==> v36: inputs <==
==> flow/design.v <==
`timescale 1ns / 1ps
module axilite(
    input clk, reset, trigger, ARREADY, RVALID, AWREADY, WREADY, BVALID,
    input[4:0] length,
    input[31:0] source_address, destination_address, RDATA,
    output reg done, ARVALID, RREADY, AWVALID, WVALID, BREADY,
    output reg[31:0] ARADDR, AWADDR, WDATA,
    output reg[4:0] r_count, w_count);
    parameter READ_NONE=3'b000,
              READ_ADDR=3'b001,
              READ_DATA=3'b010,
              READ_STORE=3'b011,
              READ_DONE=3'b100;
    parameter WRITE_NONE=3'b000,          
              WRITE_ADDR=3'b001,
              WRITE_DATA=3'b010,
              WRITE_VALID=3'b011,
              WRITE_DONE=3'b100;
    reg [2:0] r_state, w_state;
    reg fifo_rd;
    reg aw_sent, w_sent;
    wire fifo_wr;
    wire fifo_full, fifo_empty;
    wire [31:0] fifo_data;
    wire start;
    wire [4:0] words;
    assign start = trigger && (w_state==WRITE_NONE);
    assign words = {2'b00, length[4:2]};
    assign fifo_wr = (r_state==READ_DATA) && RREADY && RVALID;
    FIFO fifom(.clk(clk), .reset(reset), .FIFO_RD(fifo_rd), .FIFO_WR(fifo_wr), .RDATA(RDATA), .FIFO_EMPTY(fifo_empty), .FIFO_FULL(fifo_full),
                .DATA_OUT(fifo_data));
    always @(posedge clk) begin
        if(reset) begin
            r_state<= READ_NONE;
            ARVALID<=0;
            RREADY<=0;
            r_count<= 0;
         end
         else begin
            case(r_state)
            READ_NONE: begin
                       if(start) begin
                        ARADDR<= source_address;
                        r_count<= words;
                        if(words!=0) begin
                         ARVALID<=1;
                         r_state<= READ_ADDR; end
                        end
                       end
            READ_ADDR: begin
                       if(ARREADY) begin
                       ARVALID<=0;
                       RREADY<=!fifo_full;
                       r_state<= READ_DATA; end
                       end 
            READ_DATA: begin
                       if(!RREADY)
                        RREADY<=!fifo_full;
                       else if(RVALID) begin
                        RREADY<=0;
                        r_count<=r_count-1;
                        r_state<= READ_STORE; end
                       end 
            READ_STORE: begin
                         r_state<=READ_DONE;
                        end
            READ_DONE: begin
                       if(r_count==0)
                        r_state<=READ_NONE;
                       else begin
                        ARADDR<=ARADDR+4; 
                        ARVALID<=1;
                        r_state<=READ_ADDR; end
                       end
            default:   r_state<=READ_NONE;
            endcase
        end
   end 
   always @(posedge clk) begin
           if(reset) begin
            w_state<= WRITE_NONE;
            AWVALID<=0;
            WVALID<=0;
            BREADY<=0;
            fifo_rd<=0;
            aw_sent<=0;
            w_sent<=0;
            done<=0;
            w_count<= 0;
           end
           else begin 
            fifo_rd<=0;
            case(w_state)
            WRITE_NONE: begin
                         if(start) begin
                          AWADDR<=destination_address;
                          w_count<=words;
                          done<=(words==0);
                          if(words!=0)
                           w_state<=WRITE_ADDR;
                          end
                         end
            WRITE_ADDR: begin
                         if(!fifo_empty) begin 
                          fifo_rd<=1; 
                          w_state<=WRITE_VALID; end
                         end
            WRITE_VALID: begin
                         if(!fifo_rd) begin
                          WDATA<=fifo_data;
                          AWVALID<=1;
                          WVALID<=1;
                          aw_sent<=0;
                          w_sent<=0;
                          w_state<=WRITE_DATA; end
                         end
            WRITE_DATA: begin
                         if(AWREADY && AWVALID) begin
                          AWVALID<=0;
                          aw_sent<=1;
                         end
                         if(WREADY && WVALID) begin
                          WVALID<=0;
                          w_sent<=1;
                         end
                         if((aw_sent || (AWREADY && AWVALID)) && (w_sent || (WREADY && WVALID))) begin
                          BREADY<=1;
                          w_state<=WRITE_DONE; end
                        end
            WRITE_DONE: begin
                         if(BVALID) begin
                          BREADY<=0;
                          w_count<=w_count-1;
                          if(w_count==1) begin
                           done<=1;
                           w_state<=WRITE_NONE; end
                          else begin
                           AWADDR<=AWADDR+4;
                           w_state<=WRITE_ADDR; end
                          end
                        end
            default:    w_state<=WRITE_NONE;
            endcase
      end
     end
endmodule
module FIFO(
    input clk, reset, FIFO_RD, FIFO_WR,
    input [31:0] RDATA,
    output FIFO_EMPTY, FIFO_FULL,
    output reg[31:0] DATA_OUT);
    reg[4:0] fifo_depth;
    reg[31:0] fifo_mem[0:15];
    reg[3:0] n,m;
    integer i;
    assign FIFO_EMPTY = (fifo_depth==0);
    assign FIFO_FULL = (fifo_depth==16);
    always @(posedge clk) begin
    if(reset) begin
                n<=0;
                m<=0;
                fifo_depth<=0;
                DATA_OUT<=0;
                for (i=0; i<16; i=i+1) begin
                fifo_mem[i]<=0; 
                end
               end
    else begin
            if(!FIFO_FULL && FIFO_WR)
                begin
                    fifo_mem[n]<=RDATA;
                    n<=(n==15)? 0:n+1;
                end
            if( !FIFO_EMPTY && FIFO_RD )
                begin
                    DATA_OUT<=fifo_mem[m];
                    m<=(m==15)? 0:m+1;
                end
            fifo_depth<=fifo_depth+(!FIFO_FULL && FIFO_WR)-(!FIFO_EMPTY && FIFO_RD);
          end
     end 
endmodule
==> flow/run.sh <==
#!/bin/bash
# the make line also repeats each setting of config.mk as NAME=value (left out here)
make -C /OpenROAD-flow-scripts/flow DESIGN_CONFIG=/design/flow/config.mk WORK_HOME=/design/flow/orfs CLKGATE_MAP_FILE= finish
==> flow/config.mk <==
export PLATFORM = sky130hd
export DESIGN_NAME = axilite
export DESIGN_NICKNAME = axilite
export VERILOG_FILES = /design/flow/design.v
export SDC_FILE = /design/flow/constraint.sdc
export NUM_CORES = 4
export LEC_CHECK = 0
export CAP_MARGIN = 20
export CORE_MARGIN = 2
export CORE_UTILIZATION = 72
export CTS_CLUSTER_DIAMETER = 25
export CTS_CLUSTER_SIZE = 15
export HOLD_SLACK_MARGIN = -0.1
export SETUP_SLACK_MARGIN = 0.12
export SLEW_MARGIN = 20
==> flow/constraint.sdc <==
create_clock -name core_clock -period 2.47 [get_ports {clk}]
set_input_delay 0.4940 -clock core_clock [delete_from_list [all_inputs] [get_ports {clk}]]
set_output_delay 0.4940 -clock core_clock [all_outputs]
set_load 0.01 [all_outputs]
==> inputs of v28, as changes to v36 <==
- CORE_UTILIZATION: 72 -> 64
- CTS_CLUSTER_DIAMETER: 25 -> default
- CTS_CLUSTER_SIZE: 15 -> default
- HOLD_SLACK_MARGIN: -0.1 -> default
- SETUP_SLACK_MARGIN: 0.12 -> default
==> flow/constraint.sdc (replaced) <==
create_clock -name core_clock -period 2.16 [get_ports {clk}]
set_input_delay 0.4320 -clock core_clock [delete_from_list [all_inputs] [get_ports {clk}]]
set_output_delay 0.4320 -clock core_clock [all_outputs]
set_load 0.01 [all_outputs]
==> inputs of v25, as changes to v36 <==
- CAP_MARGIN: 20 -> 0
- CELL_PAD_IN_SITES_DETAIL_PLACEMENT: default -> 1
- CELL_PAD_IN_SITES_GLOBAL_PLACEMENT: default -> 2
- CORE_UTILIZATION: 72 -> 21
- CTS_CLUSTER_DIAMETER: 25 -> default
- CTS_CLUSTER_SIZE: 15 -> default
- GPL_ROUTABILITY_DRIVEN: default -> 0
- HOLD_SLACK_MARGIN: -0.1 -> default
- MIN_ROUTING_LAYER: default -> met2
- SETUP_SLACK_MARGIN: 0.12 -> default
- SLEW_MARGIN: 20 -> 40
==> flow/constraint.sdc (replaced) <==
create_clock -name core_clock -period 2.05 [get_ports {clk}]
set_input_delay 0.4100 -clock core_clock [delete_from_list [all_inputs] [get_ports {clk}]]
set_output_delay 0.4100 -clock core_clock [all_outputs]
set_load 0.01 [all_outputs]
==> summary.txt <==
The full implementation flow was run.

The violated checks flagged are setup timing. The final worst-path setup slack stands at -562.1 ps. The number of endpoints failing setup at the final stage stands at 4. The flow ran to the end, but the layout failed its checks.
-- figures above: v28

==> summary.txt <==
Physical design

The width of the die stands at 211.3 um. The number of library cell types mapped by synthesis stands at 67. The portion of synthesized area spent on multiplexers is 8.718%. The flow stopped in global routing. In this run the full chip footprint comes out at 0.04463 mm2. The flow did not finish. The number of synthesis warnings stands at 2.

The floorplan has 75 rows. The fraction of the core area occupied by cells at floorplan stands at 73.40%.
-- figures above: v36

==> summary.txt <==
The full implementation flow was run.

The fraction of final cell area spent on non-clock buffers in this run is 15.18%. According to the floorplan report, the total die area is 0.1504 mm2. The final worst-path setup slack stands at -611.2 ps. The reasons given for failing layout checks are setup timing. The flow ran to the end, but the layout failed its checks. The worst hold margin stands at 243.7 ps. Grouping stages by cell kind, the critical path spends the most delay in simple AND/OR/NAND/NOR gates. For this run, the final setup violation count is recorded as 241. The flop count stands at 682.
-- figures above: v25

